==> job 2062: inputs <==
// ALU_TOP
module ALU_TOP #(parameter width = 16)(
    input [width - 1:0] A,
    input [width - 1:0] B,
    input [3:0] ALU_FUN,
    input clk,rst,
    output  [width - 1:0] Arith_OUT,
    output  Carry_OUT,
    output  Arith_Flag,
    output  [width - 1:0] Logic_OUT,
    output  Logic_Flag,
    output  [width - 1:0] CMP_OUT,
    output  CMP_Flag,
    output  [width - 1:0] Shift_OUT,
    output  Shift_Flag
    );
make LEC_CHECK=0 CAP_MARGIN=5 CELL_PAD_IN_SITES_GLOBAL_PLACEMENT=0 CORE_MARGIN=2 CORE_UTILIZATION=68 CTS_CLUSTER_DIAMETER=31 SETUP_SLACK_MARGIN=5.0 SLEW_MARGIN=20 TNS_END_PERCENT=90 finish   # period 33.9 ns
run.sh (not shown) runs the stock make flow with config.mk's settings and CLKGATE_MAP_FILE=.
==> job 8148 (differences from job 2062) <==
- CORE_UTILIZATION: 68 -> 55
- CTS_CLUSTER_DIAMETER: 31 -> 267
- CTS_CLUSTER_SIZE: unset -> 100
- PLACE_DENSITY: unset -> 0.91
- SETUP_SLACK_MARGIN: 5.0 -> unset
- TNS_END_PERCENT: 90 -> 30
==> flow/constraint.sdc (replaced) <==
create_clock -name core_clock -period 57.9 [get_ports {clk}]
set_input_delay 11.5800 -clock core_clock [delete_from_list [all_inputs] [get_ports {clk}]]
set_output_delay 11.5800 -clock core_clock [all_outputs]
set_load 0.01 [all_outputs]
==> job 1855 (differences from job 2062) <==
- CAP_MARGIN: 5 -> 20
- CELL_PAD_IN_SITES_GLOBAL_PLACEMENT: 0 -> unset
- CORE_UTILIZATION: 68 -> 40
- CTS_CLUSTER_DIAMETER: 31 -> unset
- SETUP_SLACK_MARGIN: 5.0 -> unset
- TNS_END_PERCENT: 90 -> unset
==> flow/constraint.sdc (replaced) <==
create_clock -name core_clock -period 33.0 [get_ports {clk}]
set_input_delay 6.6000 -clock core_clock [delete_from_list [all_inputs] [get_ports {clk}]]
set_output_delay 6.6000 -clock core_clock [all_outputs]
set_load 0.01 [all_outputs]
==> results_slide.txt <==
Physical Implementation Snapshot

Placed design
  – Placed Area: 0.0186 mm²

GRT
  – GRT Overall Usage: 28.3%
  – Total congestion overflow: 0
  – Met1 Use GR: 36.9%
  – Met2 usage: roughly 47%

Status
  – Status: complete, no violations

Clock tree
  – # resized after CTS: 9

Die
  – Chip area: 0.0426 mm²
Source of the figures above: job 1855

==> results_slide.txt <==
Physical Implementation Snapshot

Placed design
  – Placed Area: roughly 0.018 mm²

Clock tree
  – Sink Count: 55
  – # resized after CTS: 0

Status
  – Status: complete, no violations

GRT
  – Met2 usage: 56.3%
  – GRT Overall Usage: 36.2%
  – Total congestion overflow: 0
  – Met1 Use GR: 46.7%

Setup path
  – WP depth: around 120

Worst hold path
  – Worst hold-check path type: in -> async

Drt
  – Routed Antenna Nets: 0
Source of the figures above: job 8148

==> results_slide.txt <==
Implementation Results

Status
  – Status: did not finish
  – Halt Stage: global routing (5_1_grt)
  – Err: [ERROR GRT-0232] Routing congestion too high. Check the congestion heatmap in the GUI.

Placed design
  – Placed Area: around 0.018 mm²

Clock tree
  – # resized after CTS: 227

GRT
  – Total congestion overflow: about 40
  – GRT Overall Usage: 73.1%

Die
  – Chip area: 0.0253 mm²
Source of the figures above: job 2062


---

==> run C <==
Starting RTL as in the previous note.
// ALU_TOP
module ALU_TOP #(parameter width = 16)(
    input [width - 1:0] A,
    input [width - 1:0] B,
    input [3:0] ALU_FUN,
    input clk,rst,
    output  [width - 1:0] Arith_OUT,
    output  Carry_OUT,
    output  Arith_Flag,
    output  [width - 1:0] Logic_OUT,
    output  Logic_Flag,
    output  [width - 1:0] CMP_OUT,
    output  CMP_Flag,
    output  [width - 1:0] Shift_OUT,
    output  Shift_Flag
    );
Settings: LEC_CHECK=0, CAP_MARGIN=20, CORE_MARGIN=2, CORE_UTILIZATION=58, CTS_CLUSTER_DIAMETER=49, SETUP_SLACK_MARGIN=5.0, SLEW_MARGIN=20; clock period 18.1 ns.
==> run K: changes against run C <==
Settings changed: CAP_MARGIN 20 to 5, CELL_PAD_IN_SITES_GLOBAL_PLACEMENT set to 0, CORE_UTILIZATION 58 to 66, CTS_CLUSTER_DIAMETER 49 to unset, SETUP_SLACK_MARGIN 5.0 to -2.0, TNS_END_PERCENT set to 30.
==> flow/constraint.sdc (replaced) <==
create_clock -name core_clock -period 33.4 [get_ports {clk}]
set_input_delay 6.6800 -clock core_clock [delete_from_list [all_inputs] [get_ports {clk}]]
set_output_delay 6.6800 -clock core_clock [all_outputs]
set_load 0.01 [all_outputs]
==> run G: changes against run C <==
Settings changed: ABC_AREA set to 1, CORE_UTILIZATION 58 to 72, CTS_CLUSTER_DIAMETER 49 to 212, CTS_CLUSTER_SIZE set to 72, PLACE_DENSITY set to 0.37, SETUP_SLACK_MARGIN 5.0 to unset.
==> flow/constraint.sdc (replaced) <==
create_clock -name core_clock -period 16.8 [get_ports {clk}]
set_input_delay 3.3600 -clock core_clock [delete_from_list [all_inputs] [get_ports {clk}]]
set_output_delay 3.3600 -clock core_clock [all_outputs]
set_load 0.01 [all_outputs]
==> run M: changes against run C <==
Settings changed: CAP_MARGIN 20 to 5, CELL_PAD_IN_SITES_GLOBAL_PLACEMENT set to 0, CORE_UTILIZATION 58 to 55, CTS_CLUSTER_DIAMETER 49 to unset, PLACE_DENSITY_LB_ADDON set to 0.14, SETUP_SLACK_MARGIN 5.0 to unset, TNS_END_PERCENT set to 30.
==> flow/constraint.sdc (replaced) <==
create_clock -name core_clock -period 57.9 [get_ports {clk}]
set_input_delay 11.5800 -clock core_clock [delete_from_list [all_inputs] [get_ports {clk}]]
set_output_delay 11.5800 -clock core_clock [all_outputs]
set_load 0.01 [all_outputs]
==> notes <==
Run C finished with negative setup slack left. Run K finished with negative setup slack left. Run G did not get past clock tree synthesis (4_1_cts). Run M went through all stages and came out clean. Between run C and run K, the lower wire length is in run K (gap 38%, measured against run K). In run K the total power is higher than in run M, by about 80%. The highest combinational power belongs to run C, the lowest to run M. Via count, highest first: run C, run K, run M. Core utilization, lowest first: run M, run K, run C. Sequential share of layout area, lowest first: run C, run K, run M. The highest cell count belongs to run C, the lowest to run M. Between run C and run K, the lower hold slack is in run C (gap 3100 ps). Clock power, highest first: run C, run K, run M. The highest die size belongs to run M, the lowest to run G.
==> figures <==
| item | run M | run K | run C | run G |
|---|---|---|---|---|
| Status | finished clean | failed layout checks | failed layout checks | stopped before the end |
| Stage where the flow stopped | - | - | - | clock tree synthesis (4_1_cts) |
| Violated checks | - | negative setup slack | negative setup slack | - |
| Uppermost layer routed | met4 | met4 | met5 | - |
| TritonCTS Buffers | 5 | 5 | 5 | - |
| Pre-CTS worst setup slack | 14130 ps | -1280 ps | -10940 ps | -12270 ps |
| Critical path's largest stage delay | 860 ps | 470 ps | 580 ps | - |
| Share of power burned in the clock network | 7.2% | 6.6% | 6.1% | - |
| Clk_buf instances | 5 | 6 | 5 | - |
| Total Negative Setup Slacks | 0 ps | -448 ps | -41310 ps | - |
| Final Worst Setup Slack | 13780 ps | -448 ps | -10750 ps | - |
| Non-clock inverter count in the final layout | 202 | 202 | 202 | - |
| Area share of the largest cell type after synthesis | 19.2% | 19.2% | 19.2% | 19.3% |
| Avg Cell Area, Syn | 7.79 um^2 | 7.79 um^2 | 7.79 um^2 | 6.81 um^2 |
| Switching Share | 51.3% | 51.4% | 50.4% | - |
| Synth Area in Adders | 30.9% | 30.9% | 30.9% | 31.1% |
| Biggest power consumer among the groups | combinational cells | combinational cells | combinational cells | - |
| Combinational fraction of the cell area | 78.0% | 75.6% | 63.9% | - |
| Cell area power density | 26.5 mW/mm^2 | 44.7 mW/mm^2 | 75.2 mW/mm^2 | - |
| Number of buffers outside the clock class in the layout | 121 | 212 | 748 | - |
| Count of non-filler cells in the finished layout | 2529 | 2556 | 3154 | - |
| GRT met1 Usage | 51.1% | 55.2% | 57.9% | - |
| Logic pwr share | 83.8% | 84.4% | 86.5% | - |
| Count of cells resized by post-cts repair | 0 | 0 | 181 | - |

---

==> inputs of v3 <==
Starting RTL as in the previous note.
==> flow/design.v (excerpt) <==
module ALU_TOP #(parameter width = 16)(
    input [width - 1:0] A,
    input [width - 1:0] B,
    input [3:0] ALU_FUN,
    input clk,rst,
    output  [width - 1:0] Arith_OUT,
    output  Carry_OUT,
    output  Arith_Flag,
    output  [width - 1:0] Logic_OUT,
    output  Logic_Flag,
    output  [width - 1:0] CMP_OUT,
    output  CMP_Flag,
    output  [width - 1:0] Shift_OUT,
    output  Shift_Flag
    );
clock: 33.0 ns
lec_check: 0
abc_area: 1
cap_margin: 20
cell_pad_in_sites_global_placement: 1
core_margin: 4
core_utilization: 60
cts_cluster_diameter: 287
cts_cluster_size: 100
hold_slack_margin: 0.3
slew_margin: 0
tns_end_percent: 5
==> v13 (differences from v3) <==
Settings changed: ABC_AREA 1 to not set, CELL_PAD_IN_SITES_GLOBAL_PLACEMENT 1 to 0, CORE_MARGIN 4 to 2, CORE_UTILIZATION 60 to 66, CTS_CLUSTER_DIAMETER 287 to 28, CTS_CLUSTER_SIZE 100 to not set, HOLD_SLACK_MARGIN 0.3 to not set, SETUP_SLACK_MARGIN set to -2.0, SLEW_MARGIN 0 to 20, TNS_END_PERCENT 5 to 30.
==> flow/constraint.sdc (replaced) <==
create_clock -name core_clock -period 28.3 [get_ports {clk}]
set_input_delay 5.6600 -clock core_clock [delete_from_list [all_inputs] [get_ports {clk}]]
set_output_delay 5.6600 -clock core_clock [all_outputs]
set_load 0.01 [all_outputs]
==> v23 (differences from v3) <==
Settings changed: ABC_AREA 1 to not set, CORE_ASPECT_RATIO set to 0.54, CORE_MARGIN 4 to 3, CORE_UTILIZATION 60 to 40, CTS_CLUSTER_DIAMETER 287 to not set, CTS_CLUSTER_SIZE 100 to not set, GPL_ROUTABILITY_DRIVEN set to 0, HOLD_SLACK_MARGIN 0.3 to not set, SETUP_SLACK_MARGIN set to 5.0, SLEW_MARGIN 0 to 20, TNS_END_PERCENT 5 to not set.
==> summary of the runs <==
- Design area, highest first: v23, v13, v3.
- The highest via count belongs to v13, the lowest to v3.
- The lowest non-clock buffer count belongs to v3, the highest to v13.
- In v23 the area after synthesis is higher than in v3, by 0.69%.
- In sequential share of layout area, v13 and v23 hardly differ.
- v23 went through all stages and came out clean. v3 finished with timing, DRC and antenna clean. v13 completed, yet does not pass: setup timing.
- In v3 the critical path depth is higher than in v23, by 83.
- The highest utilization belongs to v13, the lowest to v23.
- Flip-flop count is the same in v13 and v23.
==> figures <==
quantity                                                                  v13                      v23                       v3
Run status                                                    failed layout checks  complete, no violations  complete, no violations
Reasons for failing layout checks                                setup timing                        -                        -
Total met2 wirelength after detailed routing                         30000 um                 28600 um                 25100 um
Post-Route M1 WL                                                     23900 um                 35700 um                 21100 um
Crit path buf inv count                                                    10                       26                       33
Combinational gate area                                            0.0144 mm2               0.0156 mm2               0.0135 mm2
Area share of the largest cell type after synthesis                     0.192                    0.192                    0.193
Seq/total area                                                         0.0627                   0.0627                   0.0719
Die span in x                                                          161 um                   281 um                   173 um
Simple-gate portion of the synthesized area                             0.198                    0.198                    0.236
Mean instance size in the synthesized netlist                        7.79 um2                 7.79 um2                 6.81 um2
Placed inst area                                                   0.0214 mm2               0.0190 mm2               0.0176 mm2
Met1 usage                                                              0.608                    0.516                    0.438
Layout multi-input combinational cell count                              1755                     1759                     1804
Busiest metal layer after global routing                                 met2                     met1                     met2
Seq. pwr                                                          0.0000880 W              0.0000745 W              0.0000742 W
Critical path launch point                                              B[12]                     B[0]                     B[0]
Maximum number of pins on one net before global-route repair               72                       66                       40
Power and IR drop assume default switching activity.
